// bridge_top
module bridge_top(hclk,hresetn,hwrite,haddr,hwdata,hreadyin,htrans,prdata,pwrite,penable,psel,paddr,pwdata,hrdata,hr_readyout,hresp);
Size in the first run: ~1,600 cells after synthesis, ~340 flip-flops, ~210 I/O pins, roughly 15,000 um2 of cells after synthesis.
clock: 2.36 ns
lec_check: 0
cap_margin: 15
core_margin: 2
core_utilization: 72
slew_margin: 20
run.sh (not shown) runs the stock make flow with config.mk's settings and CLKGATE_MAP_FILE=.
Then changed:
- CAP_MARGIN: 15 -> 10
- CORE_ASPECT_RATIO: unset -> 0.58
- CORE_UTILIZATION: 72 -> 29
- GPL_ROUTABILITY_DRIVEN: unset -> 0
- TNS_END_PERCENT: unset -> 35
- clock period: 2.36 -> 4.0 ns (I/O delays scaled with it)
After rerunning: The changed run finished clean. Via count goes down by 4.2%. Sequential share of layout area goes down by 0.17 points. Routed wire length goes up by 9.2%. Synthesized cell count is unchanged. Worst setup slack improves by 0.68 ns. Critical path depth goes down by 2. Die area goes up by 140%. Register-to-register slack improves by 0.62 ns. Cell count goes up by 19%. Sequential power goes down by 41%. Hold slack improves by 0.14 ns.
Then changed:
- CAP_MARGIN: 10 -> 15
- CORE_ASPECT_RATIO: 0.58 -> unset
- CORE_UTILIZATION: 29 -> 72
- GPL_ROUTABILITY_DRIVEN: 0 -> unset
- SETUP_SLACK_MARGIN: unset -> 0.24
- TNS_END_PERCENT: 35 -> unset
- clock period: 4.0 -> 3.16 ns (I/O delays scaled with it)
Outcome: First-iteration DRC count is higher by 17%. Flip-flop count does not change. Clock power rises by 29%. Cell area falls by 2.0%. Worst setup slack degrades by 0.28 ns. Area after synthesis does not change. Routed wire length decreases by 12%. Core utilization rose by 51 points. Synthesized cell count is unchanged. Sequential power increases by 27%. Register-to-register slack degrades by 0.28 ns.
Then changed:
- CAP_MARGIN: 15 -> 20
- CORE_UTILIZATION: 72 -> 66
- SETUP_SLACK_MARGIN: 0.24 -> unset
- clock period: 3.16 -> 2.45 ns (I/O delays scaled with it)
The new run finished with timing, DRC and antenna clean.
Routed wire length fell slightly.
Cell count came out higher by a few percent.
Global-route usage is lower by 3.2 points.
Critical path depth rose by 2.
Clock skew is higher by 0.0042 ns.

* * *

bridge_top again, from the RTL that the note above started with.
clock: 3.05 ns
lec_check: 0
cap_margin: 20
core_margin: 2
core_utilization: 40
slew_margin: 20
Rerun with:
- CAP_MARGIN: 20 -> 15
- CORE_UTILIZATION: 40 -> 67
- CTS_CLUSTER_DIAMETER: unset -> 238
- GPL_ROUTABILITY_DRIVEN: unset -> 1
- MAX_ROUTING_LAYER: unset -> met4
- clock period: 3.05 -> 1.89 ns (I/O delays scaled with it)
Effect:
- The changed run completed and failed the layout checks on setup timing
- sequential power rose by well over a third
- routed wire length came out higher by a few percent
- clock skew goes down by 3.1 ps
Rerun with:
- CAP_MARGIN: 15 -> 20
- CORE_UTILIZATION: 67 -> 70
- CTS_CLUSTER_DIAMETER: 238 -> unset
- CTS_CLUSTER_SIZE: unset -> 37
- GPL_ROUTABILITY_DRIVEN: 1 -> unset
- MAX_ROUTING_LAYER: met4 -> unset
- clock period: 1.89 -> 1.7 ns (I/O delays scaled with it)
The changed run completed and failed the layout checks on setup timing.
Worst hold slack improved by 22 ps.
Count of clock-buffer cells in the layout climbs by 10.
Global-route usage climbs by 8.4 points.
Rerun with:
- CORE_UTILIZATION: 70 -> 15
- CTS_CLUSTER_SIZE: 37 -> unset
- clock period: 1.7 -> 6.13 ns (I/O delays scaled with it)
This time the run ran to the end with no violations.
Via count goes down by 22%.
Wire length goes down by 18%.
Final cell count goes up by 40%.
Clock-buffer cell count goes down by 1.
First-iteration DRC count goes down by 58%.
Worst hold slack gets better by 320 ps.
Combinational power goes down by 80%.
Design area goes down by 6.3%.
Rerun with:
- CORE_UTILIZATION: 15 -> 72
- CTS_CLUSTER_DIAMETER: unset -> 105
- clock period: 6.13 -> 1.98 ns (I/O delays scaled with it)
This time the run finished but fails on setup timing.
Cell count decreases by a quarter to a third.
Setup slack is worse by 2700 ps.
Register-to-register slack is worse by 3000 ps.
Die size decreases by well over a third.
Sequential share of layout area decreases by 0.32 points.
Power increases to 3.0 times its value.
Rerun with:
- CORE_UTILIZATION: 72 -> 64
- CTS_CLUSTER_DIAMETER: 105 -> unset
- clock period: 1.98 -> 4.74 ns (I/O delays scaled with it)
- The changed run finished clean
- cell area shrinks by 7.7%
- maximum frequency fell by 37%
- clock power went down by 56%
- wire length came out lower by 23%
- combinational power goes down by 68%
- worst hold slack improved by 170 ps
- setup slack gains 1500 ps
- synthesized cell count does not change
- via count went down by 15%
- sequential share of layout area rises by 2.9 points
- core utilization fell by 18 points
Power and IR drop assume default switching activity.
